<file path="design/flow/run.sh">
#!/bin/bash
# the make line also repeats each setting of config.mk as NAME=value (left out here)
make -C /OpenROAD-flow-scripts/flow DESIGN_CONFIG=/design/flow/config.mk WORK_HOME=/design/flow/orfs CLKGATE_MAP_FILE= finish
</file>
<file path="design/flow/config.mk">
export PLATFORM = sky130hd
export DESIGN_NAME = color_match
export DESIGN_NICKNAME = color_match
export VERILOG_FILES = /design/flow/design.v
export SDC_FILE = /design/flow/constraint.sdc
export NUM_CORES = 4
export LEC_CHECK = 0
export CAP_MARGIN = 20
export CORE_MARGIN = 2
export CORE_UTILIZATION = 56
export HOLD_SLACK_MARGIN = -0.05
export SETUP_SLACK_MARGIN = 4.43
export SLEW_MARGIN = 20
export TNS_END_PERCENT = 5
</file>
<file path="design/flow/design.v">
module  rgb_hsv(
	input                         clk,
	input                         rst,	
	input	     [7:0]            rgb_r,
	input	     [7:0]            rgb_g,
	input	     [7:0]            rgb_b,	
	output reg [8:0] 			  hsv_h, 
	output reg [7:0] 			  hsv_s, 
	output reg [7:0] 			  hsv_v  
);
reg [7:0] top; 
reg [13:0] top_60; 
reg [2:0] rgb_se;
reg [2:0] rgb_se_n; 
reg [7:0] max; 
reg [7:0] min; 
reg [7:0] max_min; 
reg [7:0] hsv_s_m;
reg [7:0] max_n;
reg [7:0] division; 
wire r_g, r_b, g_b;
assign r_g = (rgb_r > rgb_g)? 1'b1:1'b0; 
assign r_b = (rgb_r > rgb_b)? 1'b1:1'b0; 
assign g_b = (rgb_g > rgb_b)? 1'b1:1'b0; 
always @ (posedge clk or negedge rst)
begin
	if (!rst)
	begin
		max <= 8'd0;
		min <= 8'd0;
		top <= 8'd0;
		rgb_se <= 3'b010;
	end
	else 
	begin
	case ({r_g,r_b,g_b})
	3'b000:
			begin 
			max <= rgb_b;
			min <= rgb_r;
			top <= rgb_g - rgb_r; 
			rgb_se <= 3'b000;
			end
	3'b001:
			begin 
			max <= rgb_g;
			min <= rgb_r;
			top <= rgb_b - rgb_r; 
			rgb_se <= 3'b001;
			end
	3'b011:
			begin 
			max <= rgb_g;
			min <= rgb_b;
			top <= rgb_r - rgb_b; 
			rgb_se <= 3'b011;
			end
	3'b100:
			begin 
			max <= rgb_b;
			min <= rgb_g;
			top <= rgb_r - rgb_g; 
			rgb_se <= 3'b100;
			end
	3'b110:
			begin 
			max <= rgb_r;
			min <= rgb_g;
			top <= rgb_b - rgb_g; 
			rgb_se <= 3'b110;
			end
	3'b111:
			begin 
			max <= rgb_r;
			min <= rgb_b;
			top <= rgb_g - rgb_b; 
			rgb_se <= 3'b111;
			end
	default
			begin
			max <= 8'd0;
			min <= 8'd0;
			top <= 8'd0;
			rgb_se <= 3'b010;
			end
	endcase
end
end
always @ (posedge clk or negedge rst)
begin
	if (!rst)
		begin
		top_60 <= 14'd0;
		rgb_se_n <= 3'b010;
		max_min <= 8'd0;
		max_n <= 8'd0;
		end
	else
		begin
		top_60 <= {top,6'b000000} - {top,2'b00}; 
		rgb_se_n <= rgb_se;
		max_min <= max - min;
		max_n <= max;
		end
end
always @ (*)
begin
	division = (max_min > 8'd0) ? top_60 / max_min : 8'd240; 
end
always @ (posedge clk or negedge rst)
begin
	if (!rst)
		hsv_h <= 9'd0;
	else 
	begin
	case (rgb_se_n)
	3'b000:
			hsv_h <= 9'd240 - division; 
	3'b001:
			hsv_h <= 9'd120 + division; 
	3'b011:
			hsv_h <= 9'd120 - division; 
	3'b100:
			hsv_h <= 9'd240 + division; 
	3'b110:
			hsv_h <= 9'd360 - division; 
	3'b111:
			hsv_h <= division; 
	default
			hsv_h <= 9'd0;
	endcase
end
end
always @ (*)
begin
	hsv_s_m = (max_n > 8'd0)? ((max_min == max_n) ? 8'd255 : {max_min[7:0],8'b00000000} / max_n) : 8'd0;
end
always@(posedge clk or negedge rst)
begin
	if (!rst)
      hsv_s <= 8'd0;
	else
	hsv_s <= hsv_s_m;
end
always@(posedge clk or negedge rst)
begin
  if (!rst)
  hsv_v <= 8'd0;
  else
  hsv_v <= max_n;
 end
endmodule
module HSVComparator (
    input   clk,
    input wire [8:0] hsv_get_h, hsv_get_s, hsv_get_v,
    input wire [8:0] hsv_set_h, hsv_set_s, hsv_set_v,
    input wire [2:0] threshold_level,
    output reg [1:0] similar_flag  
);
parameter THRESHOLD1_H = 60, THRESHOLD1_S = 32, THRESHOLD1_V = 32;   
parameter THRESHOLD2_H = 15, THRESHOLD2_S = 8,  THRESHOLD2_V = 8;  
parameter THRESHOLD3_H = 10, THRESHOLD3_S = 5,  THRESHOLD3_V = 5;  
parameter THRESHOLD4_H = 5,  THRESHOLD4_S = 3,  THRESHOLD4_V = 3;   
reg [8:0] h_diff, s_diff, v_diff;
function [8:0] abs_diff;
    input [8:0] a, b;
    if (a > b) begin
        abs_diff = a - b;
    end else begin
        abs_diff = b - a;
    end
endfunction
always @(posedge clk) begin
    similar_flag <= 2'b0;  
    h_diff = abs_diff(hsv_get_h, hsv_set_h);
    s_diff = abs_diff(hsv_get_s, hsv_set_s);
    v_diff = abs_diff(hsv_get_v, hsv_set_v);
    if (h_diff > 180) begin
        h_diff = 360 - h_diff;
    end
    if ({hsv_set_h,hsv_set_s,hsv_set_v} == 24'b0)begin
        similar_flag <= 2'b10;
    end
    else begin
    case(threshold_level)
        3'b000: begin  
            if (h_diff <= THRESHOLD1_H && s_diff <= THRESHOLD1_S && v_diff <= THRESHOLD1_V) begin
                similar_flag <= 2'b01;  
            end
        end
        3'b001: begin  
            if (h_diff <= THRESHOLD2_H && s_diff <= THRESHOLD2_S && v_diff <= THRESHOLD2_V) begin
                similar_flag <= 2'b01;  
            end
        end
        3'b010: begin  
            if (h_diff <= THRESHOLD3_H && s_diff <= THRESHOLD3_S && v_diff <= THRESHOLD3_V) begin
                similar_flag <= 2'b01;  
            end
        end
        3'b111: begin  
            if (h_diff <= THRESHOLD4_H && s_diff <= THRESHOLD4_S && v_diff <= THRESHOLD4_V) begin
                similar_flag <= 2'b01;  
            end
        end
        default: ;  
    endcase 
    end
end
endmodule
module color_match (
    input  wire       clk,
    input  wire       rst_n,
    input  wire [7:0] get_r,
    input  wire [7:0] get_g,
    input  wire [7:0] get_b,
    input  wire [7:0] set_r,
    input  wire [7:0] set_g,
    input  wire [7:0] set_b,
    input  wire [2:0] threshold_level,
    output wire [8:0] get_h,
    output wire [7:0] get_s,
    output wire [7:0] get_v,
    output wire [8:0] set_h,
    output wire [7:0] set_s,
    output wire [7:0] set_v,
    output wire [1:0] similar_flag
);
    rgb_hsv rgb_hsv_get_inst (
        .clk   (clk),
        .rst   (rst_n),
        .rgb_r (get_r),
        .rgb_g (get_g),
        .rgb_b (get_b),
        .hsv_h (get_h),
        .hsv_s (get_s),
        .hsv_v (get_v)
    );
    rgb_hsv rgb_hsv_set_inst (
        .clk   (clk),
        .rst   (rst_n),
        .rgb_r (set_r),
        .rgb_g (set_g),
        .rgb_b (set_b),
        .hsv_h (set_h),
        .hsv_s (set_s),
        .hsv_v (set_v)
    );
    HSVComparator HSVComparator_inst (
        .clk             (clk),
        .hsv_get_h       (get_h),
        .hsv_get_s       ({1'b0, get_s}),
        .hsv_get_v       ({1'b0, get_v}),
        .hsv_set_h       (set_h),
        .hsv_set_s       ({1'b0, set_s}),
        .hsv_set_v       ({1'b0, set_v}),
        .threshold_level (threshold_level),
        .similar_flag    (similar_flag)
    );
endmodule
</file>
<file path="design/flow/constraint.sdc">
create_clock -name core_clock -period 15.1 [get_ports {clk}]
set_input_delay 3.0200 -clock core_clock [delete_from_list [all_inputs] [get_ports {clk}]]
set_output_delay 3.0200 -clock core_clock [all_outputs]
set_load 0.01 [all_outputs]
</file>
==> flow_summary.toml, run 1 <==
# implementation run metrics
[cts]
cts_buffers = 17
clkTransAtPathRegs_ns = 0.08
ctsHtreeMaxLevel = 4
hold_buffers = 0
insertion_delay_ns = 0.49
cts-root-to-sink-buffers = 2
cts_tree = "done"
cts_root_buffer = "clkbuf_16"
clock-sinks = 168

[flow_run]
log.warning_count = 81
max-cap-violations = 0

[sta]
setup_slack_ns = -11.32
finClkSkew_ns = 0.01473
hold_ws_ns = 0.3566
report.final.slew_viol_count = 0
min_period_ns = 26.42
setup_violations = 30
rsz0062_at_grt = "true"
post-route-period-util = 1.749
fmax_ghz = 0.03786
hold_viol_final = 0
worst_slew_pin_slew_ns = 1.107
slew-limit-headroom = 0.2590
setup_tns_ns = -249.03

[yosys]
most_common_cell = "ha_1"
synthAoiAreaFrac = 0.2874
mux_share = 0.05762
ys_sh_simple = 0.2036
synthXorXnorAreaFrac = 0.06454
synthArstFlopShare = 0.9881
yosys-top-cells-area = "ha_1 (19%), dfrtp_1 (12%), a21oi_1 (4.3%), a21o_1 (4.2%), o21a_1 (4.1%)"
synth_area_um2 = 33250
numSynthFlops = 168
top_area_frac = 0.1949
edf_count = 0
fp_nets = 4913
synthTopLogicFamily = "AND-OR/OR-AND gates"
yosysWarningCount = 2
ys_seq_share = 0.1263
synthCells = 4320
synth.largest_area_cell = "ha_1"
yosys_most_used_dff = "dfrtp_1"
ys_types = 120
ys_area_um2 = 33250
synth_area_per_cell_um2 = 7.696
ys_cells = 4320
adder_share = 0.2097
top_cells_by_count = "ha_1 (518), nor2_1 (357), inv_1 (315), a21oi_1 (288), nand2_1 (285)"

[die]
fp_util = 0.5644
dieArea_um2 = 61340
core_um2 = 58910
fp.dieH_um = 247.7
die_x_um = 247.7
row_count = 89
pin_count = 105

[critical_path]
cp_slowest_cell = "or4b_4"
crit_start = "rgb_hsv_get_inst.max_n[6]"
reg2regPathDepth = 138
path_class = "reg2reg"
worst-path-buf-inv = 7
crit_path_start_kind = "register"
cpMostUsedCell = "o21a_1"
critPathRequiredTime_ns = 15.44
critPathTopFamily = "AND-OR/OR-AND gates"
cp.depth = 138
rr_startpoint = "rgb_hsv_get_inst.max_n[6]"
critPathArrivalTime_ns = 26.75
r2r_setup_slack_ns = -11.32
end_kind = "register"
r2r-end = "rgb_hsv_get_inst.hsv_s[0]"
endpoint = "rgb_hsv_get_inst.hsv_s[0]"
cp_max_fo = 6
slowest_delay_ns = 0.51

[global_routing]
grt_max_degree = 96
track_usage = 0.3415
gr-total-overflow = 0
antenna_found_initial = 1
grt_pass1_wl_um = 172400
grt_pass1_vias = 35530

[detailed_routing]
via_count = 37790
drcViolationCount = 0
first_pass_iters = 8
drtIter0Drc = 2549
routed_wl_um = 110000
wl_per_cell_um = 17.12
viasPerCell = 5.881
ant_nets = 0

[min_path]
hp-start = "rgb_hsv_set_inst.rgb_se[2]"
hold_depth = 0
hold_path.class = "reg2reg"
holdPathEnd = "rgb_hsv_set_inst.rgb_se_n[2]"

[run_status]
outcome = "finished with violations"
violatedChecks = "negative setup slack"

[cells_and_area]
syn_to_final_growth_pct = 40.85
final_util = 0.7949
final_nets = 6232
nFillCells = 4370

[place]
port_buffers = 104
dp_hpwl_um = 86780
gp_congestion = 0.9436
pre_cts_slack_ns = -11.81
## metal layers
| metal | vias to the layer above | part of all wire | global-route usage |
|---|---|---|---|
| li1 | 18690 | - | - |
| met1 | 17810 | 0.46 | 0.4623 |
| met2 | 1087 | 0.46 | 0.5691 |
| met3 | 208 | 0.054 | 0.03612 |
| met4 | 0 | 0.031 | 0.1083 |
| met5 | - | 0 | 0 |
## cell type report
class                      instances  area, µm²  area share
clock buffer                      17      425.4    0.009085
inverter                         316       1194     0.02549
timing repair buffer            1428      11030      0.2356
tap                              773      967.2     0.02065
sequential                       168       4199     0.08967
multi-input combinational       3708      28800      0.6150
clock inverter                    15      205.2    0.004382
antenna                            1      2.502  0.00005344
## stage by stage
stage	instance area (µm²)	cells
2_1_floorplan	33910	4320
3_3_place_gp	44590	6303
3_5_place_dp	44600	6303
4_1_cts	45650	6369
5_1_grt	46830	6426
6_report	46830	6426
## repair_timing
action,4_1_cts,5_1_grt
gates resized,48,179
buffers inserted,34,56
endpoints found under the setup margin,34,34
pin swaps,36,156
gates cloned,0,0
==> inputs of run 2 (changes only) <==
ABC_AREA = 1   (was default)
CAP_MARGIN = 40   (was 20)
CELL_PAD_IN_SITES_DETAIL_PLACEMENT = 1   (was default)
CELL_PAD_IN_SITES_GLOBAL_PLACEMENT = 1   (was default)
CORE_ASPECT_RATIO = 1.8   (was default)
CORE_MARGIN = 5   (was 2)
CORE_UTILIZATION = 28   (was 56)
CTS_CLUSTER_DIAMETER = 264   (was default)
CTS_CLUSTER_SIZE = 45   (was default)
GPL_ROUTABILITY_DRIVEN = 1   (was default)
HOLD_SLACK_MARGIN = default   (was -0.05)
MAX_ROUTING_LAYER = met4   (was default)
MIN_ROUTING_LAYER = met1   (was default)
SETUP_SLACK_MARGIN = default   (was 4.43)
TNS_END_PERCENT = 25   (was 5)
clock period = 28.0 ns   (was 15.1 ns; I/O delays follow)
==> flow_summary.toml, run 2 <==
# implementation run metrics
[run_status]
outcome = "timing/DRC/antenna clean"

[min_path]
hold_path.class = "reg2reg"
hp-start = "rgb_hsv_set_inst.rgb_se[0]"
hold_depth = 0
holdPathEnd = "rgb_hsv_set_inst.rgb_se_n[0]"

[flow_run]
log.warning_count = 77
max-cap-violations = 0

[cts]
cts_root_buffer = "clkbuf_16"
cts_buffers = 17
cts-root-to-sink-buffers = 2
insertion_delay_ns = 0.50
ctsHtreeMaxLevel = 4
clock-sinks = 168
cts_tree = "done"
clkTransAtPathRegs_ns = 0.07
hold_buffers = 0

[die]
row_count = 169
dieArea_um2 = 125200
core_um2 = 117600
die_x_um = 265.9
pin_count = 105
fp_util = 0.2808
fp.dieH_um = 470.7

[global_routing]
grt_pass1_vias = 36510
track_usage = 0.1893
grt_use_met3 = 0.02054
grt_pass1_wl_um = 186800
grt_use_met1 = 0.1842
gr-total-overflow = 0
busiest_layer = "met2"
use_met2 = 0.3793
grt_max_degree = 62
antenna_found_initial = 3

[detailed_routing]
routed_wl_um = 117800
viasPerCell = 5.014
ant_nets = 0
via_count = 34010
drcViolationCount = 0
wl_per_cell_um = 17.37
drtIter0Drc = 987
first_pass_iters = 5

[sta]
min_period_ns = 25.66
hold_viol_final = 0
fmax_ghz = 0.03897
slew-limit-headroom = 0.4700
post-route-period-util = 0.9164
report.final.slew_viol_count = 0
setup_tns_ns = 0
setup_violations = 0
finClkSkew_ns = 0.01690
hold_ws_ns = 0.3530
worst_slew_pin_slew_ns = 0.7889
setup_slack_ns = 2.342
rsz0062_at_grt = "true"

[critical_path]
cp_max_fo = 13
reg2regPathDepth = 167
critPathArrivalTime_ns = 26.01
crit_start = "rgb_hsv_get_inst.max_min[6]"
cp.depth = 167
r2r-end = "rgb_hsv_get_inst.hsv_h[8]"
slowest_delay_ns = 0.49
critPathRequiredTime_ns = 28.35
crit_path_start_kind = "register"
end_kind = "register"
path_class = "reg2reg"
rr_startpoint = "rgb_hsv_get_inst.max_min[6]"
cpMostUsedCell = "nand2_1"
worst-path-buf-inv = 22
endpoint = "rgb_hsv_get_inst.hsv_h[8]"
critPathTopFamily = "AND-OR/OR-AND gates"
cp_slowest_cell = "dfrtp_2"
r2r_setup_slack_ns = 2.34

[cells_and_area]
nFillCells = 15130
final_nets = 5822
fin_cells = 6782
syn_to_final_growth_pct = 12.85

[yosys]
synthAoiAreaFrac = 0.1731
ys_types = 74
synthTopLogicFamily = "simple AND/OR/NAND/NOR gates"
most_common_cell = "nand2_1"
synth.largest_area_cell = "ha_1"
top_area_frac = 0.1963
top_cells_by_count = "nand2_1 (1129), inv_1 (751), ha_1 (518), nor2_1 (407), o21ai_0 (328)"
adder_share = 0.2097
ys_seq_share = 0.1272
yosys_most_used_dff = "dfrtp_1"
synthCells = 5067
ys_cells = 5067
synth_area_per_cell_um2 = 6.515
mux_share = 0.001213
yosysWarningCount = 2
ys_sh_simple = 0.3059
ys_area_um2 = 33010
synthXorXnorAreaFrac = 0.08146
synthArstFlopShare = 0.9881
yosys-top-cells-area = "ha_1 (20%), nand2_1 (13%), dfrtp_1 (12%), inv_1 (8.5%), o21ai_0 (5.0%)"
numSynthFlops = 168
edf_count = 0
fp_nets = 5660
synth_area_um2 = 33010

[place]
gp_congestion = 0.9190
pre_cts_slack_ns = -0.6898
dp_hpwl_um = 101800
place_inst = 6714
port_buffers = 104
[run 2: timing repair]
| item | 4_1_cts | 5_1_grt |
|---|---|---|
| setup endpoints to repair | 8 | 14 |
| pin swaps | 0 | 7 |
| gates cloned | 0 | 3 |
| setup buffers | 0 | 30 |
| endpoints found under the hold margin | 0 | 0 |
| resized | 6 | 50 |
[run 2: per-stage QoR]
stage	util	area, µm²
3_5_place_dp	0.3081	36220
6_report	0.3168	37250
4_1_cts	0.3132	36820
2_1_floorplan	-	33010
5_1_grt	0.3168	37250
3_3_place_gp	0.3081	36220
[run 2: layout make-up]
| type | count | area [µm²] | area share |
|---|---|---|---|
| well taps | 1539 | 1926 | 0.05169 |
| multi-input cells | 4029 | 25600 | 0.6873 |
| inverters | 797 | 3034 | 0.08145 |
| flip-flops and latches | 168 | 4203 | 0.1128 |
| clock inverters | 14 | 155.1 | 0.004165 |
| repair buffers | 215 | 1893 | 0.05082 |
| repair inverters | 1 | 5.005 | 0.0001344 |
| diodes | 1 | 2.502 | 0.00006718 |
| clock buffers | 18 | 429.2 | 0.01152 |
[run 2: routing by layer]
layer | vias up | share of wire
met5 | - | 0
met2 | 377 | 0.56
met1 | 16330 | 0.38
li1 | 17100 | -
met3 | 200 | 0.024
met4 | 0 | 0.038
==> inputs of run 3 (changes only) <==
ABC_AREA = 0   (was 1)
CAP_MARGIN = 15   (was 40)
CELL_PAD_IN_SITES_DETAIL_PLACEMENT = default   (was 1)
CELL_PAD_IN_SITES_GLOBAL_PLACEMENT = 3   (was 1)
CORE_ASPECT_RATIO = 1.37   (was 1.8)
CORE_MARGIN = 8   (was 5)
CORE_UTILIZATION = 43   (was 28)
CTS_CLUSTER_DIAMETER = default   (was 264)
CTS_CLUSTER_SIZE = 18   (was 45)
GPL_ROUTABILITY_DRIVEN = default   (was 1)
GPL_TIMING_DRIVEN = 1   (was default)
HOLD_SLACK_MARGIN = 0.28   (was default)
MAX_ROUTING_LAYER = default   (was met4)
MIN_ROUTING_LAYER = default   (was met1)
SETUP_SLACK_MARGIN = 5.0   (was default)
TNS_END_PERCENT = default   (was 25)
clock period = 18.7 ns   (was 28.0 ns; I/O delays follow)
==> flow_summary.toml, run 3 <==
# implementation run metrics
[yosys]
ys_types = 120
yosysWarningCount = 2
yosys_most_used_dff = "dfrtp_1"
synthArstFlopShare = 0.9881
edf_count = 0
mux_share = 0.05762
ys_seq_share = 0.1263
adder_share = 0.2097
top_area_frac = 0.1949
most_common_cell = "ha_1"
ys_cells = 4320
numSynthFlops = 168
synthTopLogicFamily = "AND-OR/OR-AND gates"
ys_sh_simple = 0.2036
fp_nets = 4913
ys_area_um2 = 33250
synth_area_per_cell_um2 = 7.696
synthXorXnorAreaFrac = 0.06454
synthCells = 4320
synth.largest_area_cell = "ha_1"
synthAoiAreaFrac = 0.2874
synth_area_um2 = 33250
yosys-top-cells-area = "ha_1 (19%), dfrtp_1 (12%), a21oi_1 (4.3%), a21o_1 (4.2%), o21a_1 (4.1%)"
top_cells_by_count = "ha_1 (518), nor2_1 (357), inv_1 (315), a21oi_1 (288), nand2_1 (285)"

[min_path]
hp-start = "rgb_hsv_set_inst.rgb_se[1]"
holdPathEnd = "rgb_hsv_set_inst.rgb_se_n[1]"
hold_depth = 0
hold_path.class = "reg2reg"

[critical_path]
slowest_delay_ns = 0.57
endpoint = "rgb_hsv_get_inst.hsv_s[0]"
critPathTopFamily = "AND-OR/OR-AND gates"
crit_start = "rgb_hsv_get_inst.max_n[7]"
critPathRequiredTime_ns = 19.07
cp_slowest_cell = "or4_4"
crit_path_start_kind = "register"
end_kind = "register"
worst-path-buf-inv = 5
r2r_setup_slack_ns = -7.64
cp.depth = 134
r2r-end = "rgb_hsv_get_inst.hsv_s[0]"
cp_max_fo = 6
cpMostUsedCell = "o21a_1"
rr_startpoint = "rgb_hsv_get_inst.max_n[7]"
reg2regPathDepth = 134
critPathArrivalTime_ns = 26.71
path_class = "reg2reg"

[cts]
clkTransAtPathRegs_ns = 0.08
cts-root-to-sink-buffers = 2
ctsHtreeMaxLevel = 4
clock-sinks = 168
cts_tree = "done"
cts_buffers = 17
cts_root_buffer = "clkbuf_16"
insertion_delay_ns = 0.50

[run_status]
violatedChecks = "negative setup slack"
outcome = "finished with violations"

[global_routing]
grt_pass1_vias = 39680
gr-total-overflow = 0
antenna_found_initial = 0
grt_pass1_wl_um = 199600
grt_max_degree = 65
track_usage = 0.2823

[detailed_routing]
drcViolationCount = 0
first_pass_iters = 8
drtIter0Drc = 1879
routed_wl_um = 128400
diodes = 0
via_count = 39280
ant_nets = 0
wl_per_cell_um = 18.35
viasPerCell = 5.611

[flow_run]
max-cap-violations = 0
log.warning_count = 83

[sta]
setup_violations = 26
worst_slew_pin_slew_ns = 1.141
setup_slack_ns = -7.639
fmax_ghz = 0.03797
finClkSkew_ns = 0.01228
slew-limit-headroom = 0.2321
post-route-period-util = 1.409
min_period_ns = 26.34
rsz0062_at_grt = "true"
hold_viol_final = 0
report.final.slew_viol_count = 0

[place]
dpl_cell_area_um2 = 45080
dp_hpwl_um = 97600
pre_cts_slack_ns = -8.427
port_buffers = 104
gp_congestion = 0.9410

[cells_and_area]
final_util = 0.6732
final_nets = 6552
final_area_um2 = 51620
syn_to_final_growth_pct = 55.26

[die]
dieArea_um2 = 86580
row_count = 119
fp.dieH_um = 341.5
pin_count = 105
core_um2 = 76680
fp_util = 0.4336
die_x_um = 253.6
[run 3: cell type report]
| type | instances | area [µm²] |
|---|---|---|
| clock inverters | 12 | 195.2 |
| clock buffers | 20 | 446.7 |
| flip-flops and latches | 168 | 4199 |
| multi-input cells | 3708 | 30530 |
| repair buffers | 1748 | 13770 |
| fillers | 6511 | 25060 |
| inverters | 316 | 1191 |
| well taps | 1028 | 1286 |
[run 3: layer usage]
metal  GRT usage  part of all wire  wire length [µm]
met3     0.03113             0.040              5145
met4      0.1102             0.044              5624
met5           0                 0                 0
met1      0.3251              0.41             52360
met2      0.5255              0.51             65310
[run 3: through the flow]
stage | hold WS, ns | TNS (ns) | std cells
after floorplan | 0.3312 | -144.26 | 4320
after global placement | 0.3327 | -147.06 | 6518
after detailed placement | 0.3363 | -154.49 | 6518
after CTS | 0.3540 | -129.79 | 6881
after global routing | 0.3621 | -165.23 | 7000
final | 0.3530 | -136.35 | 7000
[run 3: what timing repair did]
action                                  4_1_cts  5_1_grt
gates cloned                                  0        0
hold buffers                                  0        0
endpoints found under the setup margin       32       32
resized                                     258      248
setup buffers                               331      119
pin swaps                                   222      267
==> inputs of run 4 (changes only) <==
ABC_AREA = 1   (was 0)
CAP_MARGIN = 20   (was 15)
CELL_PAD_IN_SITES_GLOBAL_PLACEMENT = default   (was 3)
CORE_ASPECT_RATIO = default   (was 1.37)
CORE_MARGIN = 2   (was 8)
CORE_UTILIZATION = 65   (was 43)
CTS_CLUSTER_DIAMETER = 357   (was default)
CTS_CLUSTER_SIZE = default   (was 18)
GPL_TIMING_DRIVEN = default   (was 1)
HOLD_SLACK_MARGIN = -0.09   (was 0.28)
MAX_ROUTING_LAYER = met4   (was default)
PLACE_DENSITY = 0.6   (was default)
SETUP_SLACK_MARGIN = -1.4   (was 5.0)
clock period = 20.0 ns   (was 18.7 ns; I/O delays follow)
==> flow_summary.toml, run 4 <==
# yosys + openroad results
[yosys]
fp_nets = 5660
most_common_cell = "nand2_1"
adder_share = 0.2097
mux_share = 0.001213
synth_area_per_cell_um2 = 6.515
yosys-top-cells-area = "ha_1 (20%), nand2_1 (13%), dfrtp_1 (12%), inv_1 (8.5%), o21ai_0 (5.0%)"
edf_count = 0
ys_seq_share = 0.1272
synth_area_um2 = 33010
yosysWarningCount = 2
synthXorXnorAreaFrac = 0.08146
numSynthFlops = 168
synthTopLogicFamily = "simple AND/OR/NAND/NOR gates"
synthAoiAreaFrac = 0.1731
top_cells_by_count = "nand2_1 (1129), inv_1 (751), ha_1 (518), nor2_1 (407), o21ai_0 (328)"
ys_types = 74
ys_area_um2 = 33010
ys_sh_simple = 0.3059
synthArstFlopShare = 0.9881
synthCells = 5067
ys_cells = 5067
top_area_frac = 0.1963
synth.largest_area_cell = "ha_1"
yosys_most_used_dff = "dfrtp_1"

[cts]
cts-root-to-sink-buffers = 2
clock-sinks = 168
cts_root_buffer = "clkbuf_16"
cts_buffers = 17
ctsHtreeMaxLevel = 4
hold_buffers = 0

[run_status]
outcome = "aborted with a tool error"
lastStage = "global routing"
firstError = "[ERROR GRT-0116] Global routing finished with congestion. Check the congestion regions in the DRC Viewer."

[die]
row_count = 82
core_um2 = 50170
die_x_um = 229.4
pin_count = 105
dieArea_um2 = 52600
fp_util = 0.6579
fp.dieH_um = 229.4

[place]
dp_hpwl_um = 91730
dpl_cell_area_um2 = 43140
gp_congestion = 1.055
place_inst = 6840
port_buffers = 104

[global_routing]
gr-total-overflow = 248
track_usage = 0.8327
run 4: per-layer routing:
layer	overflow	GRT usage
met4	89	0.8547
met3	5	0.6885
met5	-	-
met1	9	0.7952
met2	145	0.9779
run 4: what timing repair did:
item / in CTS
pin swaps: 311
gates resized: 309
setup endpoints to repair: 21
buffers inserted: 381
gates cloned: 5
run 4: through the flow:
step	worst slack [ns]
after floorplan	-2.513
after CTS	-1.682
after global placement	-2.031
after detailed placement	-3.212
==> inputs of run 5 (changes only) <==
ABC_AREA = 0   (was 1)
CORE_UTILIZATION = 48   (was 65)
CTS_CLUSTER_DIAMETER = 77   (was 357)
CTS_CLUSTER_SIZE = 100   (was default)
HOLD_SLACK_MARGIN = default   (was -0.09)
MAX_ROUTING_LAYER = default   (was met4)
PLACE_DENSITY = 0.81   (was 0.6)
SETUP_SLACK_MARGIN = -1.85   (was -1.4)
TNS_END_PERCENT = 35   (was default)
clock period = 28.0 ns   (was 20.0 ns; I/O delays follow)
==> flow_summary.toml, run 5 <==
# implementation run metrics
[run_status]
outcome = "finished with violations"
violatedChecks = "negative setup slack"

[cts]
cts-root-to-sink-buffers = 2
clock-sinks = 168
hold_buffers = 0
ctsHtreeMaxLevel = 4
insertion_delay_ns = 0.47
clkTransAtPathRegs_ns = 0.07
cts_tree = "done"
cts_root_buffer = "clkbuf_16"
cts_buffers = 17

[place]
port_buffers = 104
dp_hpwl_um = 75770
gp_congestion = 0.9608
pre_cts_slack_ns = -1.159
place_inst = 5398

[yosys]
numSynthFlops = 168
synth_area_per_cell_um2 = 7.696
synthArstFlopShare = 0.9881
synth_area_um2 = 33250
adder_share = 0.2097
synthXorXnorAreaFrac = 0.06454
top_area_frac = 0.1949
yosys_most_used_dff = "dfrtp_1"
synthTopLogicFamily = "AND-OR/OR-AND gates"
ys_sh_simple = 0.2036
yosys-top-cells-area = "ha_1 (19%), dfrtp_1 (12%), a21oi_1 (4.3%), a21o_1 (4.2%), o21a_1 (4.1%)"
mux_share = 0.05762
synthCells = 4320
ys_area_um2 = 33250
top_cells_by_count = "ha_1 (518), nor2_1 (357), inv_1 (315), a21oi_1 (288), nand2_1 (285)"
synthAoiAreaFrac = 0.2874
most_common_cell = "ha_1"
ys_cells = 4320
yosysWarningCount = 2
edf_count = 0
ys_seq_share = 0.1263
ys_types = 120
fp_nets = 4913
synth.largest_area_cell = "ha_1"

[flow_run]
max-cap-violations = 0
log.warning_count = 77

[min_path]
hold_path.class = "reg2reg"
holdPathEnd = "rgb_hsv_set_inst.rgb_se_n[2]"
hp-start = "rgb_hsv_set_inst.rgb_se[2]"
hold_depth = 0

[cells_and_area]
final_nets = 5097
fin_cells = 5449
syn_to_final_growth_pct = 12.25
final_util = 0.5441

[critical_path]
crit_start = "rgb_hsv_get_inst.max_n[6]"
reg2regPathDepth = 137
endpoint = "rgb_hsv_get_inst.hsv_s[0]"
path_class = "reg2reg"
cp_slowest_cell = "or4b_2"
critPathArrivalTime_ns = 28.53
critPathTopFamily = "AND-OR/OR-AND gates"
end_kind = "register"
cp_max_fo = 15
slowest_delay_ns = 0.61
crit_path_start_kind = "register"
cp.depth = 137
rr_startpoint = "rgb_hsv_get_inst.max_n[6]"
r2r-end = "rgb_hsv_get_inst.hsv_s[0]"
critPathRequiredTime_ns = 28.33
r2r_setup_slack_ns = -0.20
worst-path-buf-inv = 8
cpMostUsedCell = "ha_1"

[die]
fp.dieH_um = 267.2
row_count = 96
die_x_um = 267.2
dieArea_um2 = 71390
pin_count = 105
fp_util = 0.4847
core_um2 = 68590

[sta]
hold_viol_final = 0
finClkSkew_ns = 0.01604
slew-limit-headroom = 0.3173
min_period_ns = 28.20
rsz0062_at_grt = "true"
setup_violations = 3
fmax_ghz = 0.03546
post-route-period-util = 1.007
report.final.slew_viol_count = 0
worst_slew_pin_slew_ns = 1.016
hold_ws_ns = 0.3487
setup_slack_ns = -0.1972

[global_routing]
grt_pass1_vias = 31390
grt_pass1_wl_um = 155100
grt_max_degree = 74
track_usage = 0.2613
antenna_found_initial = 0
gr-total-overflow = 0

[detailed_routing]
drcViolationCount = 0
first_pass_iters = 6
wl_per_cell_um = 17.53
routed_wl_um = 95550
viasPerCell = 6.115
drtIter0Drc = 2839
via_count = 33320
ant_nets = 0
==> run 5: metal layers <==
metal  wire length, µm  up-vias  global-route usage  share of wire
li1                  -    16400                   -              -
met1             42870    15660              0.3470           0.45
met2             43650     1118              0.4357           0.46
met3              6768      145             0.04009          0.071
met4              2261        0             0.07774          0.024
met5                 0        -                   0              0
==> run 5: what timing repair did <==
item / 4_1_cts / 5_1_grt
buffers inserted: 0 / 21
resized: 0 / 89
setup endpoints to repair: 0 / 16
==> run 5: final cells by class <==
class | count | area (µm²)
fillers | 6301 | 31270
diodes | 1 | 2.502
flip-flops and latches | 168 | 4200
clock inverters | 14 | 153.9
inverters | 316 | 1186
repair buffers | 293 | 2461
multi-input cells | 3708 | 27720
clock buffers | 18 | 429.2
well taps | 931 | 1165
==> run 5: through the flow <==
stage | TNS [ns] | cell area [µm²]
after floorplan | -2.976 | 33250
after global placement | -2.030 | 36230
after detailed placement | -7.735 | 36240
after CTS | -9.624 | 36820
after global routing | -24.35 | 37320
final | -0.4682 | 37320
==> inputs of run 6 (changes only) <==
ABC_AREA = 1   (was 0)
CORE_UTILIZATION = 65   (was 48)
CTS_CLUSTER_DIAMETER = 236   (was 77)
CTS_CLUSTER_SIZE = default   (was 100)
HOLD_SLACK_MARGIN = -0.09   (was default)
MAX_ROUTING_LAYER = met4   (was default)
PLACE_DENSITY = 0.6   (was 0.81)
SETUP_SLACK_MARGIN = -1.03   (was -1.85)
TNS_END_PERCENT = 5   (was 35)
clock period = 19.0 ns   (was 28.0 ns; I/O delays follow)
==> flow_summary.toml, run 6 <==
# yosys + openroad results
[yosys]
yosys-top-cells-area = "ha_1 (20%), nand2_1 (13%), dfrtp_1 (12%), inv_1 (8.5%), o21ai_0 (5.0%)"
synthXorXnorAreaFrac = 0.08146
numSynthFlops = 168
synthArstFlopShare = 0.9881
most_common_cell = "nand2_1"
adder_share = 0.2097
top_cells_by_count = "nand2_1 (1129), inv_1 (751), ha_1 (518), nor2_1 (407), o21ai_0 (328)"
edf_count = 0
synth_area_per_cell_um2 = 6.515
fp_nets = 5660
ys_cells = 5067
ys_area_um2 = 33010
mux_share = 0.001213
ys_sh_simple = 0.3059
synth.largest_area_cell = "ha_1"
yosysWarningCount = 2
yosys_most_used_dff = "dfrtp_1"
ys_seq_share = 0.1272
synthAoiAreaFrac = 0.1731
ys_types = 74
synthTopLogicFamily = "simple AND/OR/NAND/NOR gates"
synthCells = 5067
synth_area_um2 = 33010
top_area_frac = 0.1963

[cts]
cts_root_buffer = "clkbuf_16"
hold_buffers = 0
ctsHtreeMaxLevel = 4
cts_buffers = 17
clock-sinks = 168
cts-root-to-sink-buffers = 2

[run_status]
lastStage = "global routing"
outcome = "aborted with a tool error"
firstError = "[ERROR GRT-0232] Routing congestion too high. Check the congestion heatmap in the GUI."

[place]
pre_cts_slack_ns = -4.845
port_buffers = 104
dp_hpwl_um = 87870
place_inst = 6898
gp_congestion = 1.044

[global_routing]
gr-total-overflow = 688
track_usage = 0.8592

[die]
fp_util = 0.6579
dieArea_um2 = 52600
pin_count = 105
fp.dieH_um = 229.4
core_um2 = 50170
row_count = 82
die_x_um = 229.4
run 6: metrics by stage:
step / TNS [ns] / hold slack [ns] / cell area, µm²
2_1_floorplan: -74.79 / 0.3312 / 33180
3_3_place_gp: -65.92 / 0.3335 / 43150
3_5_place_dp: -90.46 / 0.3378 / 43150
4_1_cts: -60.98 / 0.3538 / 45420
run 6: what timing repair did:
action	CTS
gates cloned	3
pin swaps	138
resized	179
endpoints found under the hold margin	0
setup buffers	150
setup endpoints to repair	24
run 6: routing by layer:
layer / overflow / track usage
met2: 378 / 0.9956
met1: 54 / 0.8285
met3: 41 / 0.7399
met4: 215 / 0.8419
met5: - / -
==> inputs of run 7 (changes only) <==
CORE_UTILIZATION = 46   (was 65)
CTS_CLUSTER_DIAMETER = 226   (was 236)
CTS_CLUSTER_SIZE = 90   (was default)
GPL_ROUTABILITY_DRIVEN = 0   (was default)
GPL_TIMING_DRIVEN = 0   (was default)
HOLD_SLACK_MARGIN = default   (was -0.09)
MAX_ROUTING_LAYER = default   (was met4)
MIN_ROUTING_LAYER = met2   (was default)
PLACE_DENSITY = 0.38   (was 0.6)
SETUP_SLACK_MARGIN = 5.0   (was -1.03)
SLEW_MARGIN = 30   (was 20)
TNS_END_PERCENT = default   (was 5)
clock period = 46.6 ns   (was 19.0 ns; I/O delays follow)
==> flow_summary.toml, run 7 <==
# implementation run metrics
[flow_run]
max-cap-violations = 0
log.warning_count = 78

[sta]
post-route-period-util = 0.6191
setup_violations = 0
rsz0062_at_grt = "false"
worst_slew_pin_slew_ns = 0.8999
min_period_ns = 28.85
hold_viol_final = 0
setup_tns_ns = 0
report.final.slew_viol_count = 0
slew-limit-headroom = 0.3994
hold_ws_ns = 0.3505
finClkSkew_ns = 0.02588
fmax_ghz = 0.03466

[detailed_routing]
wl_per_cell_um = 15.58
routed_wl_um = 96140
ant_nets = 0
drcViolationCount = 0
met1Wirelength_um = 0
met3WireLength_um = 40950
viasPerCell = 7.544
first_pass_iters = 45
wl_met2_um = 47340
drtIter0Drc = 6764
via_count = 46550
highest_layer = "met5"

[yosys]
yosysWarningCount = 2
synthXorXnorAreaFrac = 0.08146
synthAoiAreaFrac = 0.1731
ys_types = 74
synth.largest_area_cell = "ha_1"
numSynthFlops = 168
ys_area_um2 = 33010
ys_cells = 5067
synthArstFlopShare = 0.9881
yosys-top-cells-area = "ha_1 (20%), nand2_1 (13%), dfrtp_1 (12%), inv_1 (8.5%), o21ai_0 (5.0%)"
synth_area_per_cell_um2 = 6.515
top_area_frac = 0.1963
top_cells_by_count = "nand2_1 (1129), inv_1 (751), ha_1 (518), nor2_1 (407), o21ai_0 (328)"
mux_share = 0.001213
ys_seq_share = 0.1272
most_common_cell = "nand2_1"
fp_nets = 5660
adder_share = 0.2097
edf_count = 0
yosys_most_used_dff = "dfrtp_1"
ys_sh_simple = 0.3059
synthCells = 5067
synthTopLogicFamily = "simple AND/OR/NAND/NOR gates"
synth_area_um2 = 33010

[global_routing]
gr-total-overflow = 0
grt_pass1_vias = 47670
grt_pass1_wl_um = 155100
track_usage = 0.3880
grt_max_degree = 75
antenna_found_initial = 7

[cells_and_area]
final_nets = 5785
final_area_um2 = 35920
final_util = 0.5043
syn_to_final_growth_pct = 8.832

[min_path]
hp-start = "rgb_hsv_get_inst.rgb_se[1]"
hold_depth = 0
holdPathEnd = "rgb_hsv_get_inst.rgb_se_n[1]"
hold_path.class = "reg2reg"

[die]
dieArea_um2 = 73920
row_count = 98
core_um2 = 71240
fp.dieH_um = 271.9
die_x_um = 271.9
fp_util = 0.4633
pin_count = 105

[cts]
clock-sinks = 168
postCtsSetupRepairBufs = 0
cts_tree = "done"
cts_root_buffer = "clkbuf_16"
cts-root-to-sink-buffers = 2
ctsHtreeMaxLevel = 4
insertion_delay_ns = 0.48
cts_buffers = 17
clkTransAtPathRegs_ns = 0.08
cts_resized = 0
hold_buffers = 0

[critical_path]
critPathRequiredTime_ns = 46.96
cp.depth = 184
r2r_setup_slack_ns = 17.75
r2r-end = "rgb_hsv_get_inst.hsv_s[0]"
path_class = "reg2reg"
end_kind = "register"
worst-path-buf-inv = 23
critPathArrivalTime_ns = 29.21
crit_path_start_kind = "register"
reg2regPathDepth = 184
cp_slowest_cell = "a221oi_1"
cpMostUsedCell = "nand2_1"
critPathTopFamily = "simple AND/OR/NAND/NOR gates"
slowest_delay_ns = 0.71
endpoint = "rgb_hsv_get_inst.hsv_s[0]"
cp_max_fo = 21
crit_start = "rgb_hsv_get_inst.max_n[0]"
rr_startpoint = "rgb_hsv_get_inst.max_n[0]"

[place]
dp_hpwl_um = 75950
port_buffers = 104
dpl_cell_area_um2 = 35310

[run_status]
outcome = "timing/DRC/antenna clean"
## run 7: area by class of cell
class                   instances  area [µm²]
fillers                      7420       35320
plain buffers                  75       356.6
clock inverters                14       146.4
repair buffers                106        1101
multi-input cells            4027       25470
clock buffers                  17       425.4
well taps                     950        1189
inverters                     797        2993
flip-flops and latches        168        4199
diodes                         16       40.04
## run 7: metrics by stage
stage	setup slack, ns	std cells
6_report	17.75	6170
5_1_grt	14.48	6167
4_1_cts	18.21	6154
3_5_place_dp	18.33	6123
3_3_place_gp	18.23	6121
2_1_floorplan	22.73	5067
## run 7: metal layers
layer / GRT usage / up-vias
met2: 0.4337 / 11400
met3: 0.5699 / 922
met1: - / 17230
met4: 0.04526 / 38
met5: 0.1489 / -
li1: - / 16960
==> inputs of run 8 (changes only) <==
CAP_MARGIN = 5   (was 20)
CORE_UTILIZATION = 65   (was 46)
CTS_CLUSTER_DIAMETER = 236   (was 226)
CTS_CLUSTER_SIZE = default   (was 90)
GPL_ROUTABILITY_DRIVEN = default   (was 0)
GPL_TIMING_DRIVEN = default   (was 0)
HOLD_SLACK_MARGIN = -0.09   (was default)
MAX_ROUTING_LAYER = met4   (was default)
MIN_ROUTING_LAYER = default   (was met2)
PLACE_DENSITY = 0.6   (was 0.38)
SETUP_SLACK_MARGIN = -1.77   (was 5.0)
SLEW_MARGIN = 20   (was 30)
clock period = 17.9 ns   (was 46.6 ns; I/O delays follow)
==> flow_summary.toml, run 8 <==
# yosys + openroad results
[yosys]
mux_share = 0.001213
ys_area_um2 = 33010
yosys-top-cells-area = "ha_1 (20%), nand2_1 (13%), dfrtp_1 (12%), inv_1 (8.5%), o21ai_0 (5.0%)"
numSynthFlops = 168
fp_nets = 5660
ys_types = 74
ys_cells = 5067
ys_seq_share = 0.1272
synthArstFlopShare = 0.9881
synth_area_per_cell_um2 = 6.515
top_area_frac = 0.1963
most_common_cell = "nand2_1"
synthTopLogicFamily = "simple AND/OR/NAND/NOR gates"
synthCells = 5067
synth_area_um2 = 33010
synthAoiAreaFrac = 0.1731
yosys_most_used_dff = "dfrtp_1"
edf_count = 0
top_cells_by_count = "nand2_1 (1129), inv_1 (751), ha_1 (518), nor2_1 (407), o21ai_0 (328)"
yosysWarningCount = 2
adder_share = 0.2097
synthXorXnorAreaFrac = 0.08146
synth.largest_area_cell = "ha_1"
ys_sh_simple = 0.3059

[place]
pre_cts_slack_ns = -5.004
port_buffers = 104
gp_congestion = 1.012
dp_hpwl_um = 90490

[cts]
ctsHtreeMaxLevel = 4
cts-root-to-sink-buffers = 2
cts_root_buffer = "clkbuf_16"
cts_buffers = 17
clock-sinks = 168

[run_status]
outcome = "aborted with a tool error"
lastStage = "global routing"
firstError = "[ERROR GRT-0116] Global routing finished with congestion. Check the congestion regions in the DRC Viewer."

[die]
dieArea_um2 = 52600
core_um2 = 50170
fp_util = 0.6579
row_count = 82
pin_count = 105
die_x_um = 229.4
fp.dieH_um = 229.4

[global_routing]
gr-total-overflow = 394
track_usage = 0.8837
## run 8: per-layer routing
metal / GRT usage / overflow
met1: 0.8548 / 16
met2: 0.9990 / 239
met3: 0.7695 / 17
met4: 0.8985 / 122
met5: - / -
## run 8: per-stage QoR
| step | instance area [µm²] | cells |
|---|---|---|
| 2_1_floorplan | 33960 | 5067 |
| 3_3_place_gp | 43910 | 6918 |
| 3_5_place_dp | 43910 | 6918 |
| 4_1_cts | 48490 | 7353 |
## run 8: repair_timing
action                     4_1_cts
buffers inserted               399
gates cloned                     4
gates resized                  254
pin swaps                      331
setup endpoints to repair       23
hold buffers                     0
==> inputs of run 9 (changes only) <==
ABC_AREA = default   (was 1)
CAP_MARGIN = 20   (was 5)
CORE_UTILIZATION = 71   (was 65)
CTS_CLUSTER_DIAMETER = default   (was 236)
CTS_CLUSTER_SIZE = 33   (was default)
HOLD_SLACK_MARGIN = default   (was -0.09)
MAX_ROUTING_LAYER = default   (was met4)
PLACE_DENSITY = default   (was 0.6)
SETUP_SLACK_MARGIN = default   (was -1.77)
clock period = 24.1 ns   (was 17.9 ns; I/O delays follow)
==> flow_summary.toml, run 9 <==
# yosys + openroad results
[run_status]
lastStage = "clock tree synthesis"
firstError = "[ERROR DPL-0033] detailed placement checks failed during check placement."
outcome = "aborted with a tool error"

[yosys]
top_area_frac = 0.1949
ys_area_um2 = 33250
ys_types = 120
mux_share = 0.05762
synthTopLogicFamily = "AND-OR/OR-AND gates"
yosysWarningCount = 2
synthArstFlopShare = 0.9881
ys_sh_simple = 0.2036
yosys_most_used_dff = "dfrtp_1"
most_common_cell = "ha_1"
adder_share = 0.2097
synthAoiAreaFrac = 0.2874
yosys-top-cells-area = "ha_1 (19%), dfrtp_1 (12%), a21oi_1 (4.3%), a21o_1 (4.2%), o21a_1 (4.1%)"
synth.largest_area_cell = "ha_1"
fp_nets = 4913
synthCells = 4320
edf_count = 0
numSynthFlops = 168
top_cells_by_count = "ha_1 (518), nor2_1 (357), inv_1 (315), a21oi_1 (288), nand2_1 (285)"
ys_cells = 4320
synthXorXnorAreaFrac = 0.06454
synth_area_per_cell_um2 = 7.696
synth_area_um2 = 33250
ys_seq_share = 0.1263

[die]
core_um2 = 46360
dieArea_um2 = 48570
fp_util = 0.7172
row_count = 79
die_x_um = 220.4
pin_count = 105
fp.dieH_um = 220.4

[place]
gp_congestion = 1.039
pre_cts_slack_ns = -3.165
dpl_cell_area_um2 = 42450
dp_hpwl_um = 95350
port_buffers = 104
-- run 9: per-stage QoR --
step / std cells / utilization
global placement: 5838 / 0.9157
detailed placement: 5838 / 0.9158
floorplan: 4320 / -
==> inputs of run 10 (changes only) <==
ABC_AREA = 1   (was default)
CORE_UTILIZATION = 61   (was 71)
CTS_CLUSTER_SIZE = 100   (was 33)
PLACE_DENSITY = 0.6   (was default)
clock period = 25.7 ns   (was 24.1 ns; I/O delays follow)
==> flow_summary.toml, run 10 <==
# implementation run metrics
[critical_path]
worst-path-buf-inv = 29
cp.depth = 169
crit_start = "rgb_hsv_set_inst.max_min[6]"
crit_path_start_kind = "register"
critPathTopFamily = "AND-OR/OR-AND gates"
endpoint = "rgb_hsv_set_inst.hsv_h[8]"
end_kind = "register"
critPathArrivalTime_ns = 24.23
cpMostUsedCell = "nand2_1"
slowest_delay_ns = 0.47
r2r_setup_slack_ns = 1.86
cp_slowest_cell = "dfrtp_2"
critPathRequiredTime_ns = 26.10
rr_startpoint = "rgb_hsv_set_inst.max_min[6]"
reg2regPathDepth = 169
cp_max_fo = 14
path_class = "reg2reg"
r2r-end = "rgb_hsv_set_inst.hsv_h[8]"

[min_path]
holdPathEnd = "rgb_hsv_get_inst.rgb_se_n[0]"
hold_path.class = "reg2reg"
hold_depth = 0
hp-start = "rgb_hsv_get_inst.rgb_se[0]"

[yosys]
ys_area_um2 = 33010
synthXorXnorAreaFrac = 0.08146
adder_share = 0.2097
synthTopLogicFamily = "simple AND/OR/NAND/NOR gates"
ys_types = 74
yosys-top-cells-area = "ha_1 (20%), nand2_1 (13%), dfrtp_1 (12%), inv_1 (8.5%), o21ai_0 (5.0%)"
fp_nets = 5660
synthCells = 5067
synthArstFlopShare = 0.9881
yosysWarningCount = 2
numSynthFlops = 168
top_area_frac = 0.1963
ys_sh_simple = 0.3059
synth_area_per_cell_um2 = 6.515
synthAoiAreaFrac = 0.1731
most_common_cell = "nand2_1"
top_cells_by_count = "nand2_1 (1129), inv_1 (751), ha_1 (518), nor2_1 (407), o21ai_0 (328)"
ys_seq_share = 0.1272
mux_share = 0.001213
yosys_most_used_dff = "dfrtp_1"
ys_cells = 5067
synth.largest_area_cell = "ha_1"
edf_count = 0
synth_area_um2 = 33010

[flow_run]
max-cap-violations = 0
log.warning_count = 79

[detailed_routing]
diodes = 0
ant_nets = 0
first_pass_iters = 6
viasPerCell = 5.577
routed_wl_um = 90050
wl_per_cell_um = 15.08
drcViolationCount = 0
drtIter0Drc = 1935
via_count = 33300

[cells_and_area]
final_nets = 5855
syn_to_final_growth_pct = 11.92
nFillCells = 4969

[sta]
worst_slew_pin_slew_ns = 1.083
post-route-period-util = 0.9276
setup_violations = 0
fmax_ghz = 0.04195
finClkSkew_ns = 0.01661
min_period_ns = 23.84
hold_viol_final = 0
rsz0062_at_grt = "true"
report.final.slew_viol_count = 0
setup_tns_ns = 0
slew-limit-headroom = 0.2714

[global_routing]
track_usage = 0.3163
gr-total-overflow = 0
grt_pass1_wl_um = 146600
antenna_found_initial = 4
grt_pass1_vias = 30560
grt_max_degree = 95

[cts]
clkTransAtPathRegs_ns = 0.07
cts-root-to-sink-buffers = 2
hold_buffers = 0
cts_tree = "done"
insertion_delay_ns = 0.49
ctsHtreeMaxLevel = 4
cts_root_buffer = "clkbuf_16"
cts_buffers = 17
clock-sinks = 168

[die]
row_count = 85
pin_count = 105
die_x_um = 236.6
fp.dieH_um = 236.6
dieArea_um2 = 55990
core_um2 = 53710
fp_util = 0.6146

[place]
dp_hpwl_um = 72500
gp_congestion = 0.9581
port_buffers = 104

[run_status]
outcome = "timing/DRC/antenna clean"
==> run 10: routing by layer <==
layer,up-vias,share of wire,GRT usage
met4,6,0.026,0.1026
met1,15040,0.47,0.4352
met2,834,0.44,0.5050
met3,156,0.059,0.05141
met5,-,0.00041,0
li1,17270,-,-
==> run 10: cell type report <==
type                    instances  area [µm²]  area share
repair buffers                246        2127     0.05758
clock inverters                14       158.9    0.004301
clock buffers                  18       429.2     0.01162
flip-flops and latches        168        4204      0.1138
repair inverters                4       20.02   0.0005419
well taps                     696       870.8     0.02357
multi-input cells            4028       26060      0.7053
inverters                     797        3077     0.08328
==> run 10: what timing repair did <==
item	4_1_cts	5_1_grt
endpoints found under the setup margin	1	22
gates cloned	0	5
resized	7	197
setup buffers	2	92
pin swaps	0	59
endpoints found under the hold margin	0	0
==> run 10: stage by stage <==
step | hold WS, ns | std cells | util | cell area, µm² | setup slack, ns
floorplan | 0.3312 | 5067 | - | 33010 | 1.826
global placement | 0.3360 | 5840 | 0.6504 | 34930 | -0.3553
detailed placement | 0.3370 | 5840 | 0.6504 | 34930 | -0.5383
CTS | 0.3545 | 5874 | 0.6620 | 35560 | 0.006159
global route | 0.3649 | 5971 | 0.6879 | 36940 | -0.2979
finish | 0.3541 | 5971 | 0.6879 | 36940 | 1.861
==> inputs of run 11 (changes only) <==
CAP_MARGIN = 40   (was 20)
CELL_PAD_IN_SITES_GLOBAL_PLACEMENT = 1   (was default)
CORE_MARGIN = 6   (was 2)
CORE_UTILIZATION = 51   (was 61)
CTS_CLUSTER_SIZE = 45   (was 100)
GPL_ROUTABILITY_DRIVEN = 1   (was default)
MAX_ROUTING_LAYER = met5   (was default)
MIN_ROUTING_LAYER = met1   (was default)
PLACE_DENSITY = default   (was 0.6)
TNS_END_PERCENT = 25   (was default)
clock period = 28.0 ns   (was 25.7 ns; I/O delays follow)
==> flow_summary.toml, run 11 <==
# implementation run metrics
[critical_path]
endpoint = "rgb_hsv_get_inst.hsv_h[8]"
cp_max_fo = 14
reg2regPathDepth = 172
worst-path-buf-inv = 23
rr_startpoint = "rgb_hsv_get_inst.max_min[4]"
cp_slowest_cell = "dfrtp_1"
end_kind = "register"
slowest_delay_ns = 0.51
critPathArrivalTime_ns = 25.94
cp.depth = 172
critPathRequiredTime_ns = 28.32
r2r_setup_slack_ns = 2.39
critPathTopFamily = "AND-OR/OR-AND gates"
crit_start = "rgb_hsv_get_inst.max_min[4]"
r2r-end = "rgb_hsv_get_inst.hsv_h[8]"
crit_path_start_kind = "register"
cpMostUsedCell = "nand2_1"
path_class = "reg2reg"

[yosys]
edf_count = 0
most_common_cell = "nand2_1"
ys_seq_share = 0.1272
synthAoiAreaFrac = 0.1731
adder_share = 0.2097
ys_sh_simple = 0.3059
yosys_most_used_dff = "dfrtp_1"
yosys-top-cells-area = "ha_1 (20%), nand2_1 (13%), dfrtp_1 (12%), inv_1 (8.5%), o21ai_0 (5.0%)"
synth_area_per_cell_um2 = 6.515
ys_area_um2 = 33010
fp_nets = 5660
top_area_frac = 0.1963
ys_cells = 5067
synth_area_um2 = 33010
mux_share = 0.001213
synthCells = 5067
yosysWarningCount = 2
synthXorXnorAreaFrac = 0.08146
numSynthFlops = 168
synthArstFlopShare = 0.9881
synth.largest_area_cell = "ha_1"
synthTopLogicFamily = "simple AND/OR/NAND/NOR gates"
ys_types = 74
top_cells_by_count = "nand2_1 (1129), inv_1 (751), ha_1 (518), nor2_1 (407), o21ai_0 (328)"

[sta]
finClkSkew_ns = 0.02652
min_period_ns = 25.61
worst_slew_pin_slew_ns = 0.9374
hold_ws_ns = 0.3466
setup_tns_ns = 0
fmax_ghz = 0.03904
slew-limit-headroom = 0.3693
setup_violations = 0
report.final.slew_viol_count = 0
post-route-period-util = 0.9148
hold_viol_final = 0

[die]
core_um2 = 63540
pin_count = 105
dieArea_um2 = 70970
fp_util = 0.5195
die_x_um = 266.4
row_count = 92
fp.dieH_um = 266.4

[place]
dp_hpwl_um = 75720
dpl_cell_area_um2 = 34990
gp_congestion = 0.9498
port_buffers = 104

[cells_and_area]
nFillCells = 6447
final_area_um2 = 36080
final_util = 0.5678
final_nets = 5767
syn_to_final_growth_pct = 9.294

[cts]
ctsHtreeMaxLevel = 4
cts_buffers = 17
cts-root-to-sink-buffers = 2
clock-sinks = 168
cts_tree = "done"
insertion_delay_ns = 0.48
clkTransAtPathRegs_ns = 0.07
cts_root_buffer = "clkbuf_16"
hold_buffers = 0

[min_path]
holdPathEnd = "rgb_hsv_set_inst.rgb_se_n[2]"
hp-start = "rgb_hsv_set_inst.rgb_se[2]"
hold_path.class = "reg2reg"
hold_depth = 0

[global_routing]
grt_pass1_vias = 30080
gr-total-overflow = 0
antenna_found_initial = 0
grt_max_degree = 95
grt_pass1_wl_um = 150000
track_usage = 0.2519

[detailed_routing]
routed_wl_um = 92270
ant_nets = 0
viasPerCell = 5.382
diodes = 0
first_pass_iters = 6
drtIter0Drc = 1803
wl_per_cell_um = 15.30
via_count = 32460
drcViolationCount = 0

[flow_run]
log.warning_count = 78
max-cap-violations = 0

[run_status]
outcome = "timing/DRC/antenna clean"
run 11: cell type report:
type	count	area [µm²]	area share
inverters	797	3042	0.08431
multi-input cells	4028	25630	0.7105
flip-flops and latches	168	4207	0.1166
repair buffers	162	1518	0.04207
well taps	846	1059	0.02934
clock buffers	18	439.2	0.01217
clock inverters	13	181.4	0.005029
run 11: routing by layer:
layer | track usage | vias to the layer above | wire length, µm
met5 | 0 | - | 0
met4 | 0.05615 | 0 | 1693
met3 | 0.03472 | 114 | 4486
met2 | 0.4070 | 631 | 40100
met1 | 0.3581 | 14650 | 45990
li1 | - | 17070 | -
run 11: what timing repair did:
| action | CTS | global route |
|---|---|---|
| setup endpoints to repair | 0 | 15 |
| endpoints found under the hold margin | 0 | 0 |
| gates resized | 0 | 67 |
| setup buffers | 0 | 28 |
run 11: per-stage QoR:
step,cells,worst slack [ns]
2_1_floorplan,5067,4.126
3_3_place_gp,5967,0.9174
3_5_place_dp,5971,0.8155
4_1_cts,6002,0.7069
5_1_grt,6032,-0.05109
6_report,6032,2.386
==> inputs of run 12 (changes only) <==
CAP_MARGIN = 20   (was 40)
CELL_PAD_IN_SITES_GLOBAL_PLACEMENT = default   (was 1)
CORE_MARGIN = 2   (was 6)
CORE_UTILIZATION = 72   (was 51)
CTS_CLUSTER_DIAMETER = 340   (was default)
CTS_CLUSTER_SIZE = 37   (was 45)
GPL_ROUTABILITY_DRIVEN = default   (was 1)
HOLD_SLACK_MARGIN = -0.09   (was default)
MAX_ROUTING_LAYER = default   (was met5)
MIN_ROUTING_LAYER = default   (was met1)
PLACE_DENSITY = 0.6   (was default)
TNS_END_PERCENT = default   (was 25)
clock period = 22.7 ns   (was 28.0 ns; I/O delays follow)
==> flow_summary.toml, run 12 <==
# yosys + openroad results
[yosys]
synthArstFlopShare = 0.9881
ys_types = 74
ys_sh_simple = 0.3059
synthTopLogicFamily = "simple AND/OR/NAND/NOR gates"
numSynthFlops = 168
fp_nets = 5660
synthCells = 5067
synth_area_per_cell_um2 = 6.515
yosys_most_used_dff = "dfrtp_1"
synthAoiAreaFrac = 0.1731
adder_share = 0.2097
ys_area_um2 = 33010
yosysWarningCount = 2
mux_share = 0.001213
synth.largest_area_cell = "ha_1"
synthXorXnorAreaFrac = 0.08146
yosys-top-cells-area = "ha_1 (20%), nand2_1 (13%), dfrtp_1 (12%), inv_1 (8.5%), o21ai_0 (5.0%)"
ys_seq_share = 0.1272
synth_area_um2 = 33010
edf_count = 0
top_area_frac = 0.1963
ys_cells = 5067
top_cells_by_count = "nand2_1 (1129), inv_1 (751), ha_1 (518), nor2_1 (407), o21ai_0 (328)"
most_common_cell = "nand2_1"

[die]
dieArea_um2 = 47570
core_um2 = 45280
pin_count = 105
die_x_um = 218.1
fp.dieH_um = 218.1
fp_util = 0.7289
row_count = 78

[place]
port_buffers = 104
dpl_cell_area_um2 = 36620
pre_cts_slack_ns = -1.283
dp_hpwl_um = 76040
gp_congestion = 1.018

[run_status]
lastStage = "global routing"
outcome = "aborted with a tool error"

[cts]
ctsHtreeMaxLevel = 4
hold_buffers = 0
cts_root_buffer = "clkbuf_16"
cts-root-to-sink-buffers = 2
cts_buffers = 17
clock-sinks = 168
[run 12: per-stage QoR]
stage / std cells
floorplan: 5067
global placement: 5961
detailed placement: 5961
CTS: 6047
[run 12: repair_timing]
item | 4_1_cts
setup buffers | 54
endpoints found under the setup margin | 20
pin swaps | 60
gates cloned | 0
resized | 92
==> inputs of run 13 (changes only) <==
ABC_AREA = default   (was 1)
CORE_MARGIN = 7   (was 2)
CORE_UTILIZATION = 27   (was 72)
CTS_CLUSTER_DIAMETER = 317   (was 340)
CTS_CLUSTER_SIZE = default   (was 37)
GPL_ROUTABILITY_DRIVEN = 0   (was default)
GPL_TIMING_DRIVEN = 0   (was default)
HOLD_SLACK_MARGIN = default   (was -0.09)
MIN_ROUTING_LAYER = met2   (was default)
SETUP_SLACK_MARGIN = 5.0   (was default)
TNS_END_PERCENT = 40   (was default)
clock period = 43.9 ns   (was 22.7 ns; I/O delays follow)
==> flow_summary.toml, run 13 <==
# implementation run metrics
[run_status]
outcome = "timing/DRC/antenna clean"

[yosys]
adder_share = 0.2097
synthXorXnorAreaFrac = 0.06454
yosys-top-cells-area = "ha_1 (19%), dfrtp_1 (12%), a21oi_1 (4.3%), a21o_1 (4.2%), o21a_1 (4.1%)"
synthTopLogicFamily = "AND-OR/OR-AND gates"
top_area_frac = 0.1949
yosysWarningCount = 2
numSynthFlops = 168
edf_count = 0
synthArstFlopShare = 0.9881
ys_types = 120
synthCells = 4320
ys_cells = 4320
ys_sh_simple = 0.2036
mux_share = 0.05762
yosys_most_used_dff = "dfrtp_1"
ys_area_um2 = 33250
ys_seq_share = 0.1263
most_common_cell = "ha_1"
top_cells_by_count = "ha_1 (518), nor2_1 (357), inv_1 (315), a21oi_1 (288), nand2_1 (285)"
synth.largest_area_cell = "ha_1"
synth_area_um2 = 33250
synth_area_per_cell_um2 = 7.696
synthAoiAreaFrac = 0.2874
fp_nets = 4913

[critical_path]
end_kind = "register"
cpMostUsedCell = "ha_1"
cp.depth = 142
r2r-end = "rgb_hsv_set_inst.hsv_s[0]"
slowest_delay_ns = 0.75
cp_slowest_cell = "a41oi_1"
rr_startpoint = "rgb_hsv_set_inst.max_n[0]"
worst-path-buf-inv = 14
cp_max_fo = 19
path_class = "reg2reg"
critPathTopFamily = "AND-OR/OR-AND gates"
reg2regPathDepth = 142
endpoint = "rgb_hsv_set_inst.hsv_s[0]"
critPathArrivalTime_ns = 36.36
crit_path_start_kind = "register"
crit_start = "rgb_hsv_set_inst.max_n[0]"
critPathRequiredTime_ns = 44.22
r2r_setup_slack_ns = 7.86

[min_path]
holdPathEnd = "rgb_hsv_set_inst.rgb_se_n[2]"
hold_depth = 0
hold_path.class = "reg2reg"
hp-start = "rgb_hsv_set_inst.rgb_se[2]"

[cts]
insertion_delay_ns = 0.48
cts_buffers = 17
clock-sinks = 168
cts_root_buffer = "clkbuf_16"
clkTransAtPathRegs_ns = 0.09
cts_tree = "done"
cts-root-to-sink-buffers = 2
ctsHtreeMaxLevel = 4

[die]
die_x_um = 364.9
pin_count = 105
core_um2 = 122000
fp.dieH_um = 364.9
row_count = 128
fp_util = 0.2724
dieArea_um2 = 133200

[sta]
setup_violations = 0
min_period_ns = 36.04
post-route-period-util = 0.8208
fmax_ghz = 0.02775
report.final.slew_viol_count = 0
slew-limit-headroom = 0.2083
finClkSkew_ns = 0.01119
setup_tns_ns = 0
hold_viol_final = 0
rsz0062_at_grt = "false"
worst_slew_pin_slew_ns = 1.188

[detailed_routing]
viasPerCell = 7.522
drtIter0Drc = 8393
via_count = 45980
drcViolationCount = 0
routed_wl_um = 107200
first_pass_iters = 17
ant_nets = 0
wl_per_cell_um = 17.53

[global_routing]
antenna_found_initial = 3
grt_pass1_wl_um = 167900
gr-total-overflow = 0
grt_max_degree = 92
grt_pass1_vias = 47800
track_usage = 0.2341

[place]
port_buffers = 104
dp_hpwl_um = 82490

[cells_and_area]
nFillCells = 13060
final_nets = 5042
regArea_um2 = 4199
comb_area_um2 = 27390
syn_to_final_growth_pct = 11.61
final_util = 0.3041

[flow_run]
max-cap-violations = 0
log.warning_count = 76
## run 13: final cells by class
cell class / count / area share
Inverter: 316 / 0.03207
Tap cell: 1625 / 0.05479
Sequential cell: 168 / 0.1132
Antenna cell: 26 / 0.001753
Clock buffer: 17 / 0.01146
Clock inverter: 15 / 0.005193
Multi-Input combinational cell: 3708 / 0.7380
Timing Repair Buffer: 110 / 0.02988
Buffer: 128 / 0.01366
## run 13: per-layer routing
metal / vias up / wire length (µm) / GRT usage
li1: 16110 / - / -
met1: 16400 / 0 / -
met2: 12000 / 49610 / 0.2605
met3: 1420 / 46500 / 0.3402
met4: 53 / 9468 / 0.03897
met5: - / 1589 / 0.1270
## run 13: through the flow
step           setup slack, ns  hold WS (ns)  instance area, µm²  instances
2_1_floorplan            14.20        0.3312               33250       4320
3_3_place_gp             8.545        0.3349               36320       6049
3_5_place_dp             8.406        0.3396               36370       6051
4_1_cts                  8.236        0.3468               36990       6083
5_1_grt                  5.218        0.3570               37070       6098
6_report                 7.865        0.3480               37110       6113
## run 13: timing repair
action | 4_1_cts | 5_1_grt
hold buffers | 0 | 0
resized | 0 | 3
setup endpoints to repair | 0 | 1
setup buffers | 0 | 4
